== build 9 ==
Design EC_TOP, start of the top module:
module EC_TOP(
    clk, rst_n, in_valid,
    in_Px, in_Py, in_Qx, in_Qy, in_prime, in_a,
    out_valid, out_Rx, out_Ry
);
Size in the first run: about 3100 cells after synthesis, about 110 flip-flops, about 52 I/O pins.
==> flow/config.mk <==
export PLATFORM = sky130hd
export DESIGN_NAME = EC_TOP
export DESIGN_NICKNAME = EC_TOP
export VERILOG_FILES = /design/flow/design.v
export SDC_FILE = /design/flow/constraint.sdc
export NUM_CORES = 4
export LEC_CHECK = 0
export CAP_MARGIN = 20
export CORE_MARGIN = 2
export CORE_UTILIZATION = 71
export CTS_CLUSTER_DIAMETER = 141
export CTS_CLUSTER_SIZE = 81
export PLACE_DENSITY_LB_ADDON = 0.25
export SLEW_MARGIN = 20
export TNS_END_PERCENT = 5
==> flow/constraint.sdc <==
create_clock -name core_clock -period 59.2 [get_ports {clk}]
set_input_delay 11.8400 -clock core_clock [delete_from_list [all_inputs] [get_ports {clk}]]
set_output_delay 11.8400 -clock core_clock [all_outputs]
set_load 0.01 [all_outputs]
run.sh (not shown) runs the stock make flow with config.mk's settings and CLKGATE_MAP_FILE=.
[flow] build 9 | stages: complete | final checks: fail | reason: capacitance limit, slew limit, setup timing
Inputs modified between build 9 and build 18:
- CORE_UTILIZATION now 40, was 71
- PLACE_DENSITY_LB_ADDON no longer set, was 0.25
- CTS_CLUSTER_SIZE no longer set, was 81
- TNS_END_PERCENT no longer set, was 5
- CTS_CLUSTER_DIAMETER no longer set, was 141
- the clock period (ns, I/O delays scaled along) now 77.0, was 59.2
## What came out
Build 18 completed every stage of the flow, and the final layout passed the timing, design-rule and antenna checks.
Lower routed via count among build 18 and build 9: build 18
For build 9, the end point of the critical path was mul_in2[4], unlike build 18, where it was mul_in2[5].
Build 18: number of cell instances on the worst register-to-register path 1.2% below build 9
In the reports for build 18 and build 9, the larger critical path depth belongs to build 9.
### build 18 -> build 50
- setting ABC_AREA to 0 for the first time
- setting CTS_CLUSTER_DIAMETER to 74 for the first time
- setting SETUP_SLACK_MARGIN to -0.06 for the first time
- changing SLEW_MARGIN from 20 to 0
- changing CORE_UTILIZATION from 40 to 58
- setting CORE_ASPECT_RATIO to 0.5 for the first time
- changing CORE_MARGIN from 2 to 3
- setting TNS_END_PERCENT to 40 for the first time
Results
Build 50 closes out successfully: all stages finished, all timing, DRC and antenna checks passed. Build 50 reports a lower layout-stage area growth over the synthesis result than build 18 does. The area used by multi-input combinational logic of build 50 and that of build 18 are within noise of each other. Average wire per cell in the routed design: higher on build 50. Taking build 18 as the reference, in build 50 fraction of the cycle the final worst path needs has increased; hold slack has increased. Summary: setup slack, build 50 worse than build 18. Build 18 → build 50: post-cts sizing count held steady; final design instance area without fill lost 260 µm².
## Diff of input files: build 62 against build 50
- CORE_MARGIN now 2, was 3
- SLEW_MARGIN now 20, was 0
- ABC_AREA no longer set, was 0
- SETUP_SLACK_MARGIN no longer set, was -0.06
- CORE_UTILIZATION now 64, was 58
- TNS_END_PERCENT no longer set, was 40
- CORE_ASPECT_RATIO no longer set, was 0.5
- CTS_CLUSTER_DIAMETER no longer set, was 74
- the clock period (ns, I/O delays scaled along) now 72.4, was 77.0
### Flow results
- Going from build 50 to build 62, the met1 track demand over resource was found to have gone down by 1.3 points.
- Reported for build 50 and build 62, net count of the mapped netlist turned out identical to the last digit.
- Clock buffer count ends up lower on build 62.
- Build 62 against build 50: footprint of the multi-input gates rose about 1.2%; average vias per placed instance rose by 4.1%.
- Build 50 was smaller in final cell area than build 62.
- Cmp build 50 and build 62 / highest cell delay on the worst timing path / lower: build 50
- From build 50 to build 62 the numbers moved as follows: number of nets in the layout stayed essentially flat.

* * *

EC_TOP again, from the RTL that the note above started with.
Settings: LEC_CHECK=0, ABC_AREA=1, CAP_MARGIN=30, CELL_PAD_IN_SITES_DETAIL_PLACEMENT=2, CELL_PAD_IN_SITES_GLOBAL_PLACEMENT=0, CORE_ASPECT_RATIO=1.07, CORE_MARGIN=3, CORE_UTILIZATION=35, CTS_CLUSTER_SIZE=80, GPL_TIMING_DRIVEN=1, PLACE_DENSITY=0.88, SLEW_MARGIN=20, TNS_END_PERCENT=60; clock period 95.6 ns.
The starting point aborted during 5_1_grt.
Change:
- ABC_AREA: 1 -> default
- CAP_MARGIN: 30 -> 20
- CELL_PAD_IN_SITES_DETAIL_PLACEMENT: 2 -> default
- CELL_PAD_IN_SITES_GLOBAL_PLACEMENT: 0 -> default
- CORE_ASPECT_RATIO: 1.07 -> default
- CORE_MARGIN: 3 -> 8
- CORE_UTILIZATION: 35 -> 40
- CTS_CLUSTER_SIZE: 80 -> default
- GPL_ROUTABILITY_DRIVEN: default -> 0
- GPL_TIMING_DRIVEN: 1 -> default
- PLACE_DENSITY: 0.88 -> default
- TNS_END_PERCENT: 60 -> default
- clock period: 95.6 -> 77.0 ns (I/O delays scaled with it)
Effect: Now the flow ran to the end with no violations; synthesized area fell by 2.5%; die area is lower by 7.6%; synthesized cell count goes down by 16%.
Change:
- ABC_AREA: default -> 0
- CAP_MARGIN: 20 -> 10
- CELL_PAD_IN_SITES_DETAIL_PLACEMENT: default -> 0
- CORE_ASPECT_RATIO: default -> 0.69
- CTS_CLUSTER_DIAMETER: default -> 262
- GPL_ROUTABILITY_DRIVEN: 0 -> 1
- MIN_ROUTING_LAYER: default -> met2
- SLEW_MARGIN: 20 -> 40
- TNS_END_PERCENT: default -> 5
The new run went through all stages and came out clean.
Utilization rises by 0.74 points.
Via count is higher by 43%.
Routed wire length is higher by 14%.
First-iteration DRC count increases to 3.6 times its value.
Cell area goes up by 0.98%.
Change:
- ABC_AREA: 0 -> default
- CAP_MARGIN: 10 -> 20
- CELL_PAD_IN_SITES_DETAIL_PLACEMENT: 0 -> default
- CORE_ASPECT_RATIO: 0.69 -> default
- CORE_MARGIN: 8 -> 2
- CORE_UTILIZATION: 40 -> 70
- CTS_CLUSTER_DIAMETER: 262 -> default
- GPL_ROUTABILITY_DRIVEN: 1 -> default
- MIN_ROUTING_LAYER: met2 -> default
- SLEW_MARGIN: 40 -> 20
- TNS_END_PERCENT: 5 -> default
- clock period: 77.0 -> 117.0 ns (I/O delays scaled with it)
What happened: Routed wire length decreases by 12%; utilization came out higher by 31 points; clock-buffer cell count is higher by 1; cell count drops by about 10%; global-route usage is higher by 5.3 points; flip-flop count is unchanged.
Change:
- CORE_UTILIZATION: 70 -> 65
- clock period: 117.0 -> 60.6 ns (I/O delays scaled with it)
The new run finished but failed the layout checks on setup timing.
Die area increases by a little under a tenth.
Hold slack gets better by 3.2 ps.
Worst setup slack gets worse by 43000 ps.
Register-to-register slack gets worse by 43000 ps.
Final area increases by roughly a tenth.
Flip-flop count stays the same.
Final cell count increases by a little under a tenth.
Core utilization increases by 3.8 points.
Count of clock-buffer cells in the layout decreases by 3.

* * *

Starting RTL as in the previous note.
export LEC_CHECK = 0
export ABC_AREA = 1
export CAP_MARGIN = 0
export CORE_MARGIN = 2
export CORE_UTILIZATION = 72
export CTS_CLUSTER_SIZE = 10
export PLACE_DENSITY = 0.42
export SETUP_SLACK_MARGIN = 5.0
export SLEW_MARGIN = 20
export TNS_END_PERCENT = 20
create_clock -name core_clock -period 62.4 [get_ports {clk}]
Change:
==> flow/config.mk (replaced) <==
export PLATFORM = sky130hd
export DESIGN_NAME = EC_TOP
export DESIGN_NICKNAME = EC_TOP
export VERILOG_FILES = /design/flow/design.v
export SDC_FILE = /design/flow/constraint.sdc
export NUM_CORES = 4
export LEC_CHECK = 0
export CAP_MARGIN = 20
export CORE_MARGIN = 2
export CORE_UTILIZATION = 40
export SLEW_MARGIN = 20
==> flow/constraint.sdc (replaced) <==
create_clock -name core_clock -period 72.4 [get_ports {clk}]
set_input_delay 14.4800 -clock core_clock [delete_from_list [all_inputs] [get_ports {clk}]]
set_output_delay 14.4800 -clock core_clock [all_outputs]
set_load 0.01 [all_outputs]
=> The changed run finished clean. Sequential share of layout area grows by 0.96 points. Global-route usage fell by 18 points. Via count goes down by about a fifth. Worst hold slack loses 15 ps. Register-to-register slack gains 2300 ps. Maximum frequency went down by roughly a tenth. Final area drops by roughly a tenth. First-iteration DRC count is lower by well over a third. Non-clock buffer count goes down by 150. Synthesized area falls by a few percent.
Change:
--- a/flow/config.mk
+++ b/flow/config.mk
@@ -10 +10 @@
-export CORE_UTILIZATION = 40
+export CORE_UTILIZATION = 65
==> flow/constraint.sdc (replaced) <==
create_clock -name core_clock -period 59.2 [get_ports {clk}]
set_input_delay 11.8400 -clock core_clock [delete_from_list [all_inputs] [get_ports {clk}]]
set_output_delay 11.8400 -clock core_clock [all_outputs]
set_load 0.01 [all_outputs]
Effect:
- The new run reached the layout checks and failed them: negative setup slack
- cell area rose by 12%
- worst setup slack is worse by 7200 ps
- wire length rose by 17%
- count of clock-buffer cells in the layout does not change
- synthesized cell count does not change
- global-route usage rose by 18 points
Change:
--- a/flow/config.mk
+++ b/flow/config.mk
@@ -10 +10,4 @@
-export CORE_UTILIZATION = 65
+export CORE_UTILIZATION = 71
+export CTS_CLUSTER_DIAMETER = 141
+export CTS_CLUSTER_SIZE = 33
+export PLACE_DENSITY_LB_ADDON = 0.25
@@ -11,0 +15 @@
+export TNS_END_PERCENT = 5
This time the run finished with max-capacitance violations, max-slew violations, negative setup slack left.
Via count is higher by 1.4%.
Non-clock buffer count shrinks by 75.

* * *

EC_TOP again, from the RTL that the note above started with.
make LEC_CHECK=0 CAP_MARGIN=40 CELL_PAD_IN_SITES_GLOBAL_PLACEMENT=2 CORE_MARGIN=3 CORE_UTILIZATION=29 CTS_CLUSTER_SIZE=76 GPL_TIMING_DRIVEN=1 PLACE_DENSITY=0.88 SETUP_SLACK_MARGIN=5.0 SLEW_MARGIN=20 TNS_END_PERCENT=60 finish   # period 95.6 ns
==> next run, changes <==
- CELL_PAD_IN_SITES_GLOBAL_PLACEMENT: 2 -> default
- CORE_UTILIZATION: 29 -> 43
- CTS_CLUSTER_SIZE: 76 -> 55
- GPL_TIMING_DRIVEN: 1 -> 0
- HOLD_SLACK_MARGIN: default -> 0.2
- PLACE_DENSITY: 0.88 -> default
- SLEW_MARGIN: 20 -> 0
- TNS_END_PERCENT: 60 -> 5
- clock period: 95.6 -> 42.2 ns (I/O delays scaled with it)
After rerunning: The changed run finished but fails on negative setup slack; register-to-register slack loses 43 ns; clock-buffer cell count does not change; final area increases by 16%.
==> next run, changes <==
- CAP_MARGIN: 40 -> 20
- CORE_MARGIN: 3 -> 2
- CORE_UTILIZATION: 43 -> 66
- CTS_CLUSTER_SIZE: 55 -> default
- GPL_TIMING_DRIVEN: 0 -> default
- HOLD_SLACK_MARGIN: 0.2 -> default
- SETUP_SLACK_MARGIN: 5.0 -> default
- SLEW_MARGIN: 0 -> 20
- TNS_END_PERCENT: 5 -> default
- clock period: 42.2 -> 25.0 ns (I/O delays scaled with it)
This time the run stopped in global routing with GRT-0232.
Die size drops by 35%.
Area after synthesis stays the same.
Synthesized cell count does not change.
==> next run, changes <==
- CORE_UTILIZATION: 66 -> 72
- CTS_CLUSTER_DIAMETER: default -> 210
- PLACE_DENSITY_LB_ADDON: default -> 0.02
- clock period: 25.0 -> 60.6 ns (I/O delays scaled with it)
The new run stopped in global routing.
Area after synthesis stays the same.
Die size went down by 8.2%.
Synthesized cell count stays the same.
